==> flow/design.v (excerpt) <==
module ATM_TOP #(parameter  P_WIDTH = 16,
                            B_WIDTH = 20, 
							C_WIDTH = 6)
( 
    input   wire                    clk,
    input   wire                    rst,
	input wire [C_WIDTH-1:0]         card_number,
	input wire                       card_in,
    input wire                      button_0,
    input wire                      button_1,
    input wire                      button_2,
    input wire                      button_3,
    input wire                      button_4,
    input wire                      button_5,
    input wire                      button_6,
    input wire                      button_7,
    input wire                      button_8,
    input wire                      button_9,
    input wire                      enter_button,
    input wire                      cancel_button,
    input wire                      withdraw_button,
    input wire                      deposit_button,
    input wire                      show_balance,
	input wire                      another_service,
    input wire                      English_button,
    input wire                      Arabic_button,
	input wire                      multiple_100_button,
    input wire                      multiple_1000_button,
  ...
Settings: LEC_CHECK=0, ABC_AREA=0, CAP_MARGIN=20, CORE_MARGIN=2, CORE_UTILIZATION=71, CTS_CLUSTER_DIAMETER=229, CTS_CLUSTER_SIZE=75, MAX_ROUTING_LAYER=met4, PLACE_DENSITY_LB_ADDON=0.01, SETUP_SLACK_MARGIN=0.91, SLEW_MARGIN=20; clock period 3.12 ns.
run.sh (not shown) runs the stock make flow with config.mk's settings and CLKGATE_MAP_FILE=.
The baseline aborted during 4_1_cts on DPL-0033.
==> next run, changes <==
Settings changed: ABC_AREA 0 to not set, CORE_UTILIZATION 71 to 40, CTS_CLUSTER_DIAMETER 229 to not set, CTS_CLUSTER_SIZE 75 to not set, MAX_ROUTING_LAYER met4 to not set, PLACE_DENSITY_LB_ADDON 0.01 to not set, SETUP_SLACK_MARGIN 0.91 to not set.
Clock period 3.12 ns to 7.66 ns, I/O delays scaled along.
After rerunning: This time the run passed the timing, design-rule and antenna checks; synthesized cell count does not change; synthesized area is unchanged; die area rises by 75%.
==> next run, changes <==
Settings changed: CORE_UTILIZATION 40 to 15.
Clock period 7.66 ns to 7.4 ns, I/O delays scaled along.
The new run finished with timing, DRC and antenna clean.
Setup slack gets worse by 0.43 ns.
Non-clock buffer count rises by 4.
Clock skew climbs by 0.011 ns.
Routed wire length goes up by 11%.
Final area rose by 6.7%.
==> next run, changes <==
Settings changed: CORE_UTILIZATION 15 to 61, SETUP_SLACK_MARGIN set to 0.88.
Clock period 7.4 ns to 3.96 ns, I/O delays scaled along.
The new run finished with timing, DRC and antenna clean.
Setup slack is worse by 1.0 ns.
Synthesized cell count stays the same.
Worst hold slack degrades by 0.19 ns.
Global-route usage goes up by 22 points.
Cell count drops by 33%.
Total power increases by 90%.
==> next run, changes <==
Settings changed: CORE_UTILIZATION 61 to 40, SETUP_SLACK_MARGIN 0.88 to 1.37.
Clock period 3.96 ns to 5.35 ns, I/O delays scaled along.
Wire length came out higher by 1.9%.
Setup slack gains 1.0 ns.
Die size came out higher by 51%.
Global-route usage came out lower by 9.7 points.
Utilization came out lower by 28 points.
Combinational power came out lower by 37%.
Total power came out lower by 27%.
Synthesized area is unchanged.
==> next run, changes <==
Settings changed: CORE_UTILIZATION 40 to 70, CTS_CLUSTER_SIZE set to 38, PLACE_DENSITY set to 0.64, SETUP_SLACK_MARGIN 1.37 to 1.17.
Clock period 5.35 ns to 4.28 ns, I/O delays scaled along.
Effect:
- die area decreases by 42%
- utilization increases by 42 points
- cell area increases by 7.0%
- first-iteration DRC count increases by 68%
- final cell count decreases by 7.9%
- worst setup slack degrades by 0.95 ns
- non-clock buffer count increases by 75

Setup of willow:
ATM_TOP again, from the RTL that the note above started with.
make LEC_CHECK=0 ABC_AREA=1 CAP_MARGIN=35 CORE_MARGIN=2 CORE_UTILIZATION=72 CTS_CLUSTER_SIZE=74 GPL_ROUTABILITY_DRIVEN=1 HOLD_SLACK_MARGIN=0.3 MAX_ROUTING_LAYER=met5 MIN_ROUTING_LAYER=met1 PLACE_DENSITY=0.67 SETUP_SLACK_MARGIN=0.75 SLEW_MARGIN=20 finish   # period 3.11 ns
Stage in which a tool error killed willow: 5_1_grt.
diff inputs: willow => zinc
- clearing MIN_ROUTING_LAYER, which used to be met1
- clearing PLACE_DENSITY, which used to be 0.67
- clearing GPL_ROUTABILITY_DRIVEN, which used to be 1
- swapping 35 for 20 in CAP_MARGIN
- clearing SETUP_SLACK_MARGIN, which used to be 0.75
- clearing HOLD_SLACK_MARGIN, which used to be 0.3
- putting CTS_CLUSTER_DIAMETER at 375 where nothing was set
- clearing MAX_ROUTING_LAYER, which used to be met5
- clearing CTS_CLUSTER_SIZE, which used to be 74
- swapping 3.11 for 3.46 in the clock period (ns, I/O delays scaled along)
==> comparison <==
Hold-fix buffer count after cts delta for zinc relative to willow: 1 lower
willow and zinc: one clean run, zinc; the rest did not finish clean.
Sort zinc and willow by number of placed instances, taps included, ascending, and zinc comes first.
Comparing zinc and willow, number of setup buffers added after CTS is higher on willow.
Cell area after placement of zinc falls short of that of willow by a few percent.
Diff willow -> zinc: total CTS buffers did not really move, number of resized instances in the post-cts repair step fell by 237.
zinc vs willow on worst slack at placement: zinc is the higher one.
zinc -> willow: number of top-level pins delta 0, exact match
--- input diff zinc..quartz ---
- PLACE_DENSITY: unset -> 0.4
- CTS_CLUSTER_SIZE: unset -> 88
- ABC_AREA: 1 -> unset
- CTS_CLUSTER_DIAMETER: 375 -> unset
- the clock period (ns, I/O delays scaled along): 3.46 -> 3.48
Notes after the runs:
quartz ran in full, but the layout does not pass; the checks complain about setup timing. The higher power came out of zinc. Between zinc and quartz, count of inserted tapcells decreased. Worst setup slack was higher in zinc than in quartz. Routed length per instance | quartz above zinc. Going from zinc to quartz, fraction of power consumed by combinational cells shrinks by 1.2 points. Relative to zinc, the power density over the cells measured on quartz has decreased by a few percent. On clock slew at the register clock pins of the worst setup and hold paths, zinc and quartz are neck and neck.
--- input diff quartz..sierra ---
- CTS_CLUSTER_SIZE no longer set, was 88
- PLACE_DENSITY no longer set, was 0.4
- CORE_UTILIZATION now 40, was 72
- the clock period (ns, I/O delays scaled along) now 6.0, was 3.48
### Flow results
quartz had finished all stages when the layout checks came back failing, citing setup timing.
sierra: all stages complete, timing, DRC and antenna checks passed
quartz → sierra: part of the power in combinational logic has decreased, fraction of power spent switching nets has decreased, non-clock buffer count has decreased, clock skew after layout has increased, logic area has decreased.
Run comparison: quartz highest-delay cell along the critical path sky130_fd_sc_hd__a2111o_1; sierra highest-delay cell along the critical path sky130_fd_sc_hd__clkdlybuf4s50_1
Against quartz, final cell count in sierra rose by a few percent.
Comparing combinational share of cell area for sierra and quartz, the bigger number came from sierra.
Global-route wire length before repair delta (sierra − quartz): favourable

Starting RTL as in the previous note.
export LEC_CHECK = 0
export ABC_AREA = 1
export CAP_MARGIN = 10
export CORE_MARGIN = 2
export CORE_UTILIZATION = 72
export CTS_CLUSTER_SIZE = 74
export GPL_ROUTABILITY_DRIVEN = 1
export HOLD_SLACK_MARGIN = 0.3
export MAX_ROUTING_LAYER = met5
export MIN_ROUTING_LAYER = met1
export PLACE_DENSITY = 0.67
export SETUP_SLACK_MARGIN = -0.18
export SLEW_MARGIN = 20
create_clock -name core_clock -period 2.97 [get_ports {clk}]
The baseline completed, yet does not pass: negative setup slack.
Rerun with:
Settings changed: CAP_MARGIN 10 to 5, CTS_CLUSTER_SIZE 74 to 15, GPL_ROUTABILITY_DRIVEN 1 to unset, HOLD_SLACK_MARGIN 0.3 to unset, MAX_ROUTING_LAYER met5 to unset, MIN_ROUTING_LAYER met1 to unset, PLACE_DENSITY 0.67 to 0.94, SETUP_SLACK_MARGIN -0.18 to 1.08.
Clock period 2.97 ns to 3.7 ns, I/O delays scaled along.
=> This time the run died in global routing (5_1_grt), error GRT-0232. Synthesized area is unchanged. Synthesized cell count stays the same. Die size stays the same.
Rerun with:
Settings changed: ABC_AREA 1 to unset, CAP_MARGIN 5 to 20, CORE_UTILIZATION 72 to 67, CTS_CLUSTER_SIZE 15 to unset, PLACE_DENSITY 0.94 to unset, SETUP_SLACK_MARGIN 1.08 to 1.17.
Clock period 3.7 ns to 4.28 ns, I/O delays scaled along.
What happened: Now the flow ran to the end with no violations; die area came out higher slightly; area after synthesis came out lower by a few percent; synthesized cell count came out lower by a quarter to a third.
Rerun with:
Settings changed: CORE_MARGIN 2 to 6, CORE_UTILIZATION 67 to 40, CTS_CLUSTER_SIZE set to 14, SETUP_SLACK_MARGIN 1.17 to unset, TNS_END_PERCENT set to 85.
Clock period 4.28 ns to 6.0 ns, I/O delays scaled along.
The new run passed the timing, design-rule and antenna checks.
Utilization shrinks by 35 points.
Routed wire length rises by 1.5%.
First-iteration DRC count decreases by about 14%.
Cell area decreases by about 3.3%.
Register-to-register slack gains 1.0 ns.
Rerun with:
Settings changed: ABC_AREA set to 1, CORE_MARGIN 6 to 2, CORE_UTILIZATION 40 to 70, CTS_CLUSTER_DIAMETER set to 196, CTS_CLUSTER_SIZE 14 to unset, TNS_END_PERCENT 85 to unset.
Clock period 6.0 ns to 2.97 ns, I/O delays scaled along.
Outcome:
- The changed run completed, yet does not pass: negative setup slack
- wire length goes up by a quarter to a third
- final cell count goes up by a quarter to a third
- total power goes up by well over a third
- count of clock-buffer cells in the layout goes up by 3

ATM_TOP again, from the RTL that the note above started with.
export LEC_CHECK = 0
export ABC_AREA = 0
export CAP_MARGIN = 20
export CELL_PAD_IN_SITES_GLOBAL_PLACEMENT = 2
export CORE_MARGIN = 8
export CORE_UTILIZATION = 40
export CTS_CLUSTER_DIAMETER = 155
export CTS_CLUSTER_SIZE = 14
export SETUP_SLACK_MARGIN = 0.53
export SLEW_MARGIN = 20
export TNS_END_PERCENT = 85
create_clock -name core_clock -period 6.0 [get_ports {clk}]
The starting point completed with no timing, DRC or antenna violations.
Edit:
Settings changed: ABC_AREA 0 to default, CELL_PAD_IN_SITES_GLOBAL_PLACEMENT 2 to default, CORE_MARGIN 8 to 2, CTS_CLUSTER_DIAMETER 155 to default, CTS_CLUSTER_SIZE 14 to 80, HOLD_SLACK_MARGIN from default to -0.02, SETUP_SLACK_MARGIN 0.53 to default.
What happened: Worst setup slack got worse by 0.020 ns. Total power came out higher by 9.7%. Die size fell by 10%. Cell count went up by 0.53%.
Edit:
Settings changed: CTS_CLUSTER_SIZE 80 to default, HOLD_SLACK_MARGIN -0.02 to default, TNS_END_PERCENT 85 to default.
Clock period 6.0 ns to 5.35 ns, I/O delays scaled along.
What happened: The new run completed without violations. Sequential cell count does not change. Critical path depth does not change. Worst hold slack degrades by 0.0034 ns. Die area does not change. Register-to-register slack degrades by 0.49 ns. Final cell count stays flat. Combinational power went up by about 10%. Design area goes up by 0.48%. Via count is about the same. Clock-buffer cell count grows by 3. Area after synthesis stays the same.

01-19:
Starting RTL as in the previous note.
## ATM_TOP
module ATM_TOP #(parameter  P_WIDTH = 16,
                            B_WIDTH = 20, 
							C_WIDTH = 6)
( 
    input   wire                    clk,
    input   wire                    rst,
	input wire [C_WIDTH-1:0]         card_number,
	input wire                       card_in,
    input wire                      button_0,
    input wire                      button_1,
    input wire                      button_2,
    input wire                      button_3,
    input wire                      button_4,
    input wire                      button_5,
    input wire                      button_6,
    input wire                      button_7,
    input wire                      button_8,
    input wire                      button_9,
    input wire                      enter_button,
    input wire                      cancel_button,
    input wire                      withdraw_button,
    input wire                      deposit_button,
    input wire                      show_balance,
	input wire                      another_service,
    input wire                      English_button,
    input wire                      Arabic_button,
	input wire                      multiple_100_button,
    input wire                      multiple_1000_button,
    input wire     [B_WIDTH-1:0]     actual_deposit_value,
	input wire [31:0]                threshold,
	output wire	                         card_out,
	output wire  [B_WIDTH-1:0]     updated_balance,  
	output wire                    operation_done, 
	output wire                    error,
	output wire                    wrong_password
	);
wire  [B_WIDTH-1:0]         entry_value;
wire  [P_WIDTH-1:0]         password; 
wire  [B_WIDTH-1:0]         balance; 
wire                        pass_en; 
wire  [P_WIDTH-1:0]         in_password ;  
wire  [1:0]                 operation ;  
  ...
clock: 3.7 ns
lec_check: 0
cap_margin: 5
core_margin: 2
core_utilization: 67
setup_slack_margin: -0.35
slew_margin: 20
Although 01-19 finished all stages, its layout failed final checks on negative setup slack.
Inputs modified between 01-19 and 03-02:
- CORE_UTILIZATION changed from 67 to 39
- CAP_MARGIN changed from 5 to 20
- SETUP_SLACK_MARGIN removed (was -0.35)
- the clock period (ns, I/O delays scaled along) changed from 3.7 to 5.35
The flow did not stop early for 03-02: all stages ran, and the layout cleared the timing, design-rule and antenna checks.
Across both runs, largest fanout on the critical path was lower for 03-02 than for 01-19.
Layout overhead on the synthesized area was higher in 01-19 than in 03-02.
The clock distribution area overhead in the final layout in 03-02 sits 0.22 points above the value recorded for 01-19.
Delta(routed wire length, 03-02 - 01-19) > 0

== build 92 ==
Starting RTL as in the previous note.
make LEC_CHECK=0 CAP_MARGIN=10 CELL_PAD_IN_SITES_DETAIL_PLACEMENT=2 CELL_PAD_IN_SITES_GLOBAL_PLACEMENT=3 CORE_MARGIN=2 CORE_UTILIZATION=23 CTS_CLUSTER_SIZE=71 GPL_ROUTABILITY_DRIVEN=1 GPL_TIMING_DRIVEN=0 HOLD_SLACK_MARGIN=0.14 MAX_ROUTING_LAYER=met5 MIN_ROUTING_LAYER=met1 PLACE_DENSITY_LB_ADDON=0.13 SETUP_SLACK_MARGIN=1.33 SLEW_MARGIN=20 TNS_END_PERCENT=65 finish   # period 9.34 ns
Input changes introduced in build 60 (baseline for comparison: build 92):
- CORE_UTILIZATION changed from 23 to 57
- HOLD_SLACK_MARGIN removed (was 0.14)
- TNS_END_PERCENT removed (was 65)
### Flow results
Build 60 does better than build 92 on die size.
Build 60 did not finish; a tool error ended it in global placement without I/O (3_1_place_gp_skip_io).
Build 60 gives more starting utilization of the core area than build 92 did.
Area of the placeable core: build 60 better than build 92
NOTE number of placement rows build 92->build 60 decreased by more than a quarter
Input changes introduced in build 44 (baseline for comparison: build 60):
- a change of CORE_MARGIN from 2 to 6
- a change of CELL_PAD_IN_SITES_DETAIL_PLACEMENT from 2 to 0
- a change of MIN_ROUTING_LAYER from met1 to met2
- a change of CAP_MARGIN from 10 to 20
- an added HOLD_SLACK_MARGIN of 0.14
- a change of CELL_PAD_IN_SITES_GLOBAL_PLACEMENT from 3 to 1
- a change of GPL_TIMING_DRIVEN from 0 to 1
- a change of CORE_UTILIZATION from 57 to 23
- an added TNS_END_PERCENT of 65
Results
- Build 44 vs build 60: number of placement rows up in build 44
- Changes observed in build 44 relative to build 60: chip area line of the yosys report roughly the same, core outline area picked up an extra 150%, compound-gate portion of the synthesized area was more or less identical, core utilization before placement saw a decrease.
- From build 60 to build 44, post-synth tally of flip-flops with integrated enable did not move at all.
- [compare] base=build 60 new=build 44: die area went up 53000 sq um, horizontal die size went up about 60%.
- Build 60: it failed with a tool error in global placement without I/O (3_1_place_gp_skip_io), so there are no final results.
- Build 44 finished all stages; the layout is clean.

run A:
Starting RTL as in the previous note.
==> flow/config.mk <==
export PLATFORM = sky130hd
export DESIGN_NAME = ATM_TOP
export DESIGN_NICKNAME = ATM_TOP
export VERILOG_FILES = /design/flow/design.v
export SDC_FILE = /design/flow/constraint.sdc
export NUM_CORES = 4
export LEC_CHECK = 0
export ABC_AREA = 0
export CAP_MARGIN = 20
export CELL_PAD_IN_SITES_GLOBAL_PLACEMENT = 0
export CORE_MARGIN = 10
export CORE_UTILIZATION = 63
export CTS_CLUSTER_SIZE = 54
export PLACE_DENSITY = 0.88
export SLEW_MARGIN = 15
==> flow/constraint.sdc <==
create_clock -name core_clock -period 5.14 [get_ports {clk}]
set_input_delay 1.0280 -clock core_clock [delete_from_list [all_inputs] [get_ports {clk}]]
set_output_delay 1.0280 -clock core_clock [all_outputs]
set_load 0.01 [all_outputs]
No stage failed in run A, and the final checks on the layout all came back clean.
Modified inputs, run B compared to run A
Settings: swapping 15 for 20 in SLEW_MARGIN; swapping 63 for 72 in CORE_UTILIZATION; clearing PLACE_DENSITY, which used to be 0.88; putting PLACE_DENSITY_LB_ADDON at 0.28 where nothing was set; putting SETUP_SLACK_MARGIN at 1.01 where nothing was set; putting CTS_CLUSTER_DIAMETER at 196 where nothing was set; clearing CELL_PAD_IN_SITES_GLOBAL_PLACEMENT, which used to be 0; clearing CTS_CLUSTER_SIZE, which used to be 54; swapping 10 for 2 in CORE_MARGIN; swapping 5.14 for 3.39 in the clock period (ns, I/O delays scaled along).
==> comparison <==
The log for run B ends in global routing (5_1_grt) with error GRT-0116, so the run never completed.
Post-detailed-placement cell area (run A / run B): 0.910
Placeable core region ends up lower on run B.
Post-cts gate resize count (run B over run A): increase, 162
Re maximum clock path buffer count: no difference whatsoever between run B and run A.
Comparing run A against run B, there is no change at all in synthesized netlist cell count.
NOTE cell row count run A->run B decreased by a few percent
Count of pins on the block boundary: run B vs run A identical
Changes observed in run B relative to run A: number of buffers inserted during clock tree synthesis essentially unchanged, die size decreased about 26%.
Input-level comparison between run C and run B:
Settings: swapping 196 for 375 in CTS_CLUSTER_DIAMETER; swapping 1.01 for 0.55 in SETUP_SLACK_MARGIN; swapping 0 for 1 in ABC_AREA; clearing PLACE_DENSITY_LB_ADDON, which used to be 0.28; putting CTS_CLUSTER_SIZE at 100 where nothing was set; swapping 3.39 for 2.97 in the clock period (ns, I/O delays scaled along).
Results
Run C did not run to completion, as it errored out during clock tree synthesis (4_1_cts).
Run B failed in global routing (5_1_grt) with GRT-0116.
NOTE chip area in the Yosys report run B->run C increased by a few percent
Lower synthesized area was reported by run B, not run C.
In run C, number of nets in the synthesized netlist is higher than in run B.
Note that the per-instance average area after synthesis recorded for run C amounts to 0.71 times the value seen in run B.
Going from run B to run C, core box area has increased; part of the Yosys area used for sequential elements has decreased; die size has increased; yosys cell count has increased.
Power figures rest on the tool's default switching activity, not on a simulated workload.
